==> run a: inputs <==
==> flow/design.v (excerpt) <==
module ULA_LCD(clk, rst, rs, rw, en, dados, SOMA, SUBT, MULT, IGUAL, A, B, sinalA, sinalB);
==> flow/config.mk <==
export PLATFORM = sky130hd
export DESIGN_NAME = ULA_LCD
export DESIGN_NICKNAME = ULA_LCD
export VERILOG_FILES = /design/flow/design.v
export SDC_FILE = /design/flow/constraint.sdc
export NUM_CORES = 4
export LEC_CHECK = 0
export CAP_MARGIN = 20
export CORE_MARGIN = 2
export CORE_UTILIZATION = 72
export CTS_CLUSTER_DIAMETER = 229
export CTS_CLUSTER_SIZE = 55
export PLACE_DENSITY_LB_ADDON = 0.2
export SLEW_MARGIN = 20
==> flow/constraint.sdc <==
create_clock -name core_clock -period 71.4 [get_ports {clk}]
set_input_delay 14.2800 -clock core_clock [delete_from_list [all_inputs] [get_ports {clk}]]
set_output_delay 14.2800 -clock core_clock [all_outputs]
set_load 0.01 [all_outputs]
run.sh (not shown) runs the stock make flow with config.mk's settings and CLKGATE_MAP_FILE=.
==> inputs of run b, as changes to run a <==
--- a/flow/config.mk
+++ b/flow/config.mk
@@ -9,6 +9,3 @@
 export CORE_MARGIN = 2
-export CORE_UTILIZATION = 72
-export CTS_CLUSTER_DIAMETER = 229
-export CTS_CLUSTER_SIZE = 55
-export PLACE_DENSITY_LB_ADDON = 0.2
+export CORE_UTILIZATION = 40
 export SLEW_MARGIN = 20
==> flow/constraint.sdc (replaced) <==
create_clock -name core_clock -period 120.0 [get_ports {clk}]
set_input_delay 24.0000 -clock core_clock [delete_from_list [all_inputs] [get_ports {clk}]]
set_output_delay 24.0000 -clock core_clock [all_outputs]
set_load 0.01 [all_outputs]
==> inputs of run c, as changes to run a <==
--- a/flow/config.mk
+++ b/flow/config.mk
@@ -7,8 +7,8 @@
 export LEC_CHECK = 0
-export CAP_MARGIN = 20
+export ABC_AREA = 1
+export CAP_MARGIN = 15
 export CORE_MARGIN = 2
 export CORE_UTILIZATION = 72
-export CTS_CLUSTER_DIAMETER = 229
-export CTS_CLUSTER_SIZE = 55
-export PLACE_DENSITY_LB_ADDON = 0.2
+export CTS_CLUSTER_DIAMETER = 226
+export CTS_CLUSTER_SIZE = 32
 export SLEW_MARGIN = 20
==> flow/constraint.sdc (replaced) <==
create_clock -name core_clock -period 64.1 [get_ports {clk}]
set_input_delay 12.8200 -clock core_clock [delete_from_list [all_inputs] [get_ports {clk}]]
set_output_delay 12.8200 -clock core_clock [all_outputs]
set_load 0.01 [all_outputs]
==> reports/results.md <==
| Item | This run |
|---|---|
| Result of the run | timing/DRC/antenna clean |
| Cell Rows | 142 |
| Ranking of synthesized cells by area | ha_1 11%, dfxtp_1 6.7%, nor2_1 5.5% |
| Area after detailed placement | 62300 µm² |
| DP HPWL | 160000 µm |
| Most frequent cells after synthesis | 876 x nor2_1, 828 x nand2_1, 557 x a21oi_1, 514 x ha_1, 476 x o21ai_0 |
| Weighted congestion reported at the end of routability-driven placement | 0.951 |
| Adder Area Share | 12.1% |
| Library cells used by synthesis | 177 |
| Chip area | 154000 µm² |
| Mux frac, synth | 4.60% |
-- figures above: run b

==> reports/results.md <==
| Item | This run |
|---|---|
| Weighted congestion reported at the end of routability-driven placement | 1.20 |
| Adder Area Share | 10.7% |
| Result of the run | stopped before the end |
| Stage where the flow stopped | global routing (5_1_grt) |
| Error | [ERROR GRT-0232] Routing congestion too high. Check the congestion heatmap in the GUI. |
| Cell Rows | 112 |
| Area after detailed placement | 79600 µm² |
| Most frequent cells after synthesis | 3141 x nand2_1, 1963 x inv_1, 1431 x nor2_1, 956 x nand3_1, 613 x o21ai_0 |
| Chip area | 96100 µm² |
-- figures above: run c

==> reports/results.md <==
| Item | This run |
|---|---|
| Error | [ERROR DPL-0038] Utilization greater than 100%, impossible to legalize |
| Ranking of synthesized cells by area | ha_1 11%, dfxtp_1 6.7%, nor2_1 5.5% |
| Result of the run | stopped before the end |
| Stage where the flow stopped | clock tree synthesis (4_1_cts) |
| Chip area | 86000 µm² |
| Cell Rows | 106 |
| Weighted congestion reported at the end of routability-driven placement | 1.13 |
-- figures above: run a



==> inputs of trial 37 <==
ULA_LCD again, from the RTL that the note above started with.
make LEC_CHECK=0 ABC_AREA=1 CAP_MARGIN=15 CORE_ASPECT_RATIO=1.33 CORE_MARGIN=2 CORE_UTILIZATION=70 MAX_ROUTING_LAYER=met4 SLEW_MARGIN=20 TNS_END_PERCENT=5 finish   # period 69.1 ns
==> trial 78 (differences from trial 37) <==
ABC_AREA = unset   (was 1)
CAP_MARGIN = 20   (was 15)
CORE_ASPECT_RATIO = unset   (was 1.33)
CORE_UTILIZATION = 40   (was 70)
MAX_ROUTING_LAYER = unset   (was met4)
TNS_END_PERCENT = unset   (was 5)
==> flow/constraint.sdc (replaced) <==
create_clock -name core_clock -period 114.0 [get_ports {clk}]
set_input_delay 22.8000 -clock core_clock [delete_from_list [all_inputs] [get_ports {clk}]]
set_output_delay 22.8000 -clock core_clock [all_outputs]
set_load 0.01 [all_outputs]
==> trial 79 (differences from trial 37) <==
CAP_MARGIN = 20   (was 15)
CORE_ASPECT_RATIO = unset   (was 1.33)
CORE_UTILIZATION = 71   (was 70)
MAX_ROUTING_LAYER = unset   (was met4)
TNS_END_PERCENT = unset   (was 5)
==> flow/constraint.sdc (replaced) <==
create_clock -name core_clock -period 106.0 [get_ports {clk}]
set_input_delay 21.2000 -clock core_clock [delete_from_list [all_inputs] [get_ports {clk}]]
set_output_delay 21.2000 -clock core_clock [all_outputs]
set_load 0.01 [all_outputs]
==> summary of the runs <==
- Trial 78 ran to the end with no violations. Trial 79 finished with timing, DRC and antenna clean. Trial 37 ran to the end with violations: setup timing.
- Core utilization, lowest first: trial 78, trial 79, trial 37.
- The highest register-to-register slack belongs to trial 79, the lowest to trial 37.
- Against trial 37, the die area of trial 79 is lower by 1.4%.
- Between trial 78 and trial 37, the lower first-iteration DRC count is in trial 78 (gap 37%, measured against trial 37).
==> figures <==
quantity                                                                   trial 78                  trial 37                  trial 79
Gp weighted congestion                                                        0.948                      1.14                      1.05
Required time worst endpoint                                              114.41 ns                  69.53 ns                 106.40 ns
Wire length of the first global-routing pass                             325,000 µm                380,000 µm                358,000 µm
Setup total negative slack                                                     0 ns                  -1.79 ns                      0 ns
Most common cell type on the critical path                  sky130_fd_sc_hd__o21a_1  sky130_fd_sc_hd__nand2_1  sky130_fd_sc_hd__nand2_1
Pin count of the biggest net entering global routing                             76                        56                        72
Postcts setup bufs                                                                0                        53                         0
Compound Share, Synth                                                         0.345                     0.135                     0.135
HPWL reported at the end of detailed placement                           162,000 µm                185,000 µm                178,000 µm
Run status                                                  complete, no violations  finished with violations   complete, no violations
Reasons for failing layout checks                                                 -              setup timing                         -
Total buffers and inverters traversed by the critical path                       38                        87                        81
Average instance area after synthesis                                      6.95 µm²                  5.55 µm²                  5.55 µm²
Number of diodes added for antenna fixing                                        10                        14                         3
